## P
## vgacontrol
module vgacontrol(  
input PCLK, 				 
input PRESERN, 				 
input PSEL, 				 
input PENABLE, 				 
output wire PREADY, 		 
output wire PSLVERR,		 
input PWRITE,				 
input [31:0] PADDR,			 
input wire [31:0] PWDATA,	 
output reg [31:0] PRDATA,	 
output HS, 
output VS, 
output reg vga_R,
output reg vga_G,
output reg vga_B,
input SW,
input SW2,
input SW3
);
Size: roughly 1,900 cells after synthesis, roughly 270 flip-flops, roughly 110 I/O pins, about 14,000 µm² of cells after synthesis.
Settings: LEC_CHECK=0, CAP_MARGIN=20, CORE_MARGIN=2, CORE_UTILIZATION=70, CTS_CLUSTER_SIZE=24, PLACE_DENSITY=0.6, SLEW_MARGIN=20; clock period 2.77 ns.
run.sh (not shown) runs the stock make flow with config.mk's settings and CLKGATE_MAP_FILE=.
global routing (5_1_grt): P exited with error
#### Input delta (Q over P)
# P
export LEC_CHECK = 0
export CAP_MARGIN = 20
export CORE_MARGIN = 2
export CORE_UTILIZATION = 70
export CTS_CLUSTER_SIZE = 24
export PLACE_DENSITY = 0.6
export SLEW_MARGIN = 20
create_clock -name core_clock -period 2.77 [get_ports {PCLK}]
# Q
export LEC_CHECK = 0
export ABC_AREA = 1
export CAP_MARGIN = 20
export CORE_ASPECT_RATIO = 1.33
export CORE_MARGIN = 2
export CORE_UTILIZATION = 72
export PLACE_DENSITY = 0.6
export SLEW_MARGIN = 20
create_clock -name core_clock -period 2.51 [get_ports {PCLK}]
Findings:
- Of the runs Q and P, none of them finished clean.
- Q got as far as clock tree synthesis (4_1_cts), where a tool error ended the run.
- Summary of Q over P: number of nets at floorplan picked up an extra 26%, routability-driven placement congestion ratio higher, summed instance area of the synthesized netlist now larger, floorplan core area now larger.
> inputs changed (Q -> R)
# Q
export LEC_CHECK = 0
export ABC_AREA = 1
export CAP_MARGIN = 20
export CORE_ASPECT_RATIO = 1.33
export CORE_MARGIN = 2
export CORE_UTILIZATION = 72
export PLACE_DENSITY = 0.6
export SLEW_MARGIN = 20
create_clock -name core_clock -period 2.51 [get_ports {PCLK}]
# R
export LEC_CHECK = 0
export CAP_MARGIN = 20
export CORE_MARGIN = 2
export CORE_UTILIZATION = 72
export PLACE_DENSITY = 0.6
export SLEW_MARGIN = 20
create_clock -name core_clock -period 2.66 [get_ports {PCLK}]
Findings:
- R never completed; the flow aborted with a tool error in global routing (5_1_grt).
- Number of nets produced by synthesis, Q and R: lower on R
- From Q to R the numbers moved as follows: final RePlAce weighted congestion shrank by 0.099; number of cells in the design after placement down 22%; number of rows in the core area lower; placeable core region dropped 6.7%.
- Q → R: summed standard-cell area reported by yosys fell by 6.7%, number of cells in Yosys stat fell by 512, synthesized cell count fell by 22%, netlist area before placement fell by about 7%.
- For post-synthesis register bit count, R and Q come out practically identical.
Input-level comparison between S and R:
# R
export LEC_CHECK = 0
export CAP_MARGIN = 20
export CORE_MARGIN = 2
export CORE_UTILIZATION = 72
export PLACE_DENSITY = 0.6
export SLEW_MARGIN = 20
create_clock -name core_clock -period 2.66 [get_ports {PCLK}]
# S
export LEC_CHECK = 0
export CAP_MARGIN = 20
export CORE_MARGIN = 2
export CORE_UTILIZATION = 72
export CTS_CLUSTER_DIAMETER = 94
export CTS_CLUSTER_SIZE = 23
export PLACE_DENSITY_LB_ADDON = 0.27
export SLEW_MARGIN = 20
create_clock -name core_clock -period 3.21 [get_ports {PCLK}]
## What came out
- [flow] S | stages: complete | final checks: fail | reason: setup timing
- Going from R to S, number of cells after detailed placement shrank by a few percent.
- S -> R: fraction of the mapped netlist area in adder cells delta 0, exact match
- Taking R as the reference, in S flip-flop and latch count after synthesis essentially unchanged; die height essentially unchanged; die size essentially unchanged; setup slack at placement increased 0.66 ns; clock sink total essentially unchanged.
- Delta(number of instances resized during post-cts repair, S - R) < 0
- From S to R, quantity of hold-fixing buffers added after cts did not move at all.


vgacontrol again, from the RTL that the note above started with.
Settings: LEC_CHECK=0, ABC_AREA=1, CAP_MARGIN=20, CORE_MARGIN=2, CORE_UTILIZATION=71, CTS_CLUSTER_SIZE=99, PLACE_DENSITY=0.6, SLEW_MARGIN=20; clock period 5.47 ns.
Edit:
Settings changed: ABC_AREA 1 to unset, CORE_UTILIZATION 71 to 40, CTS_CLUSTER_SIZE 99 to unset, SETUP_SLACK_MARGIN set to 0.58.
Clock period 5.47 ns to 4.45 ns, I/O delays scaled along.
After rerunning: Register-to-register slack got worse by 1.1 ns; setup slack got worse by 0.89 ns; clock power went up by 26%; cell area went down by 4.2%; utilization went down by 34 points; sequential power went up by 23%; via count went down by about 18%.


Setup of job 247:
Starting RTL as in the previous note.
export LEC_CHECK = 0
export CAP_MARGIN = 20
export CORE_MARGIN = 2
export CORE_UTILIZATION = 72
export CTS_CLUSTER_DIAMETER = 49
export CTS_CLUSTER_SIZE = 23
export PLACE_DENSITY_LB_ADDON = 0.27
export SETUP_SLACK_MARGIN = 0.78
export SLEW_MARGIN = 20
create_clock -name core_clock -period 3.21 [get_ports {PCLK}]
Flow for job 247 halted at 5_1_grt, error code GRT-0232.
What job 7958 does differently from job 247 at the input level:
- swapping 49 for 90 in CTS_CLUSTER_DIAMETER
- swapping 0.78 for 0.85 in SETUP_SLACK_MARGIN
- swapping 3.21 for 3.11 in the clock period (ns, I/O delays scaled along)
Placed instance area in job 7958 is about 0.4% above job 247. Synthesized netlist cell count came out exactly the same in job 247 and job 7958. In job 7958 the implementation ran to completion but is not tape-out ready, as the final checks report setup timing. Job 7958 — number of buffers inserted to repair setup after CTS 4 lower, job 247 as reference.


vgacontrol again, from the RTL that the note above started with.
Settings: LEC_CHECK=0, CAP_MARGIN=25, CELL_PAD_IN_SITES_DETAIL_PLACEMENT=1, CELL_PAD_IN_SITES_GLOBAL_PLACEMENT=3, CORE_ASPECT_RATIO=0.83, CORE_MARGIN=3, CORE_UTILIZATION=40, CTS_CLUSTER_SIZE=37, GPL_ROUTABILITY_DRIVEN=0, MIN_ROUTING_LAYER=met2, PLACE_DENSITY_LB_ADDON=0.03, SLEW_MARGIN=20, TNS_END_PERCENT=10; clock period 3.41 ns.
Edit:
==> flow/config.mk (replaced) <==
export PLATFORM = sky130hd
export DESIGN_NAME = vgacontrol
export DESIGN_NICKNAME = vgacontrol
export VERILOG_FILES = /design/flow/design.v
export SDC_FILE = /design/flow/constraint.sdc
export NUM_CORES = 4
export LEC_CHECK = 0
export CAP_MARGIN = 20
export CELL_PAD_IN_SITES_GLOBAL_PLACEMENT = 1
export CORE_MARGIN = 2
export CORE_UTILIZATION = 40
export CTS_CLUSTER_DIAMETER = 127
export SLEW_MARGIN = 20
==> flow/constraint.sdc (replaced) <==
create_clock -name core_clock -period 10.0 [get_ports {PCLK}]
set_input_delay 2.0000 -clock core_clock [delete_from_list [all_inputs] [get_ports {PCLK}]]
set_output_delay 2.0000 -clock core_clock [all_outputs]
set_load 0.01 [all_outputs]
What happened: The changed run passed the timing, DRC and antenna checks; die size came out lower by about 2%; cell area came out lower by about 6%; global-route usage came out lower by 17 points; worst setup slack improved by 5.6 ns; non-clock buffer count came out lower by 106; final cell count came out lower by about 5%; clock power came out lower by 68%.
Edit:
--- a/flow/config.mk
+++ b/flow/config.mk
@@ -7,7 +7,8 @@
 export LEC_CHECK = 0
+export ABC_AREA = 1
 export CAP_MARGIN = 20
-export CELL_PAD_IN_SITES_GLOBAL_PLACEMENT = 1
 export CORE_MARGIN = 2
-export CORE_UTILIZATION = 40
-export CTS_CLUSTER_DIAMETER = 127
+export CORE_UTILIZATION = 72
+export CTS_CLUSTER_DIAMETER = 399
+export PLACE_DENSITY = 0.6
 export SLEW_MARGIN = 20
==> flow/constraint.sdc (replaced) <==
create_clock -name core_clock -period 2.51 [get_ports {PCLK}]
set_input_delay 0.5020 -clock core_clock [delete_from_list [all_inputs] [get_ports {PCLK}]]
set_output_delay 0.5020 -clock core_clock [all_outputs]
set_load 0.01 [all_outputs]
Result: The new run did not get past clock tree synthesis on DPL-0038; area after synthesis went up by 7.2%; die size goes down by 40%; synthesized cell count increases by 27%.
Edit:
--- a/flow/config.mk
+++ b/flow/config.mk
@@ -7,7 +7,5 @@
 export LEC_CHECK = 0
-export ABC_AREA = 1
 export CAP_MARGIN = 20
 export CORE_MARGIN = 2
-export CORE_UTILIZATION = 72
-export CTS_CLUSTER_DIAMETER = 399
+export CORE_UTILIZATION = 40
 export PLACE_DENSITY = 0.6
==> flow/constraint.sdc (replaced) <==
create_clock -name core_clock -period 4.45 [get_ports {PCLK}]
set_input_delay 0.8900 -clock core_clock [delete_from_list [all_inputs] [get_ports {PCLK}]]
set_output_delay 0.8900 -clock core_clock [all_outputs]
set_load 0.01 [all_outputs]
Outcome: This time the run finished clean. Area after synthesis shrinks by 6.7%. Synthesized cell count shrinks by 22%. Die area grows by 66%.
Edit:
--- a/flow/config.mk
+++ b/flow/config.mk
@@ -8,5 +8,6 @@
 export CAP_MARGIN = 20
-export CORE_MARGIN = 2
+export CORE_MARGIN = 3
 export CORE_UTILIZATION = 40
-export PLACE_DENSITY = 0.6
+export CTS_CLUSTER_SIZE = 73
+export PLACE_DENSITY_LB_ADDON = 0.03
 export SLEW_MARGIN = 20
==> flow/constraint.sdc (replaced) <==
create_clock -name core_clock -period 10.0 [get_ports {PCLK}]
set_input_delay 2.0000 -clock core_clock [delete_from_list [all_inputs] [get_ports {PCLK}]]
set_output_delay 2.0000 -clock core_clock [all_outputs]
set_load 0.01 [all_outputs]
Synthesized area stays the same.
Clock power fell by 46%.
Critical path depth goes down by 2.
Wire length rose by 3.7%.
Worst setup slack gets better by 4.9 ns.
Final area rises by 0.53%.
Clock skew decreases by 0.030 ns.
Die size increases by 2.1%.
No activity file was given, so power comes from the tool's default toggle rates.
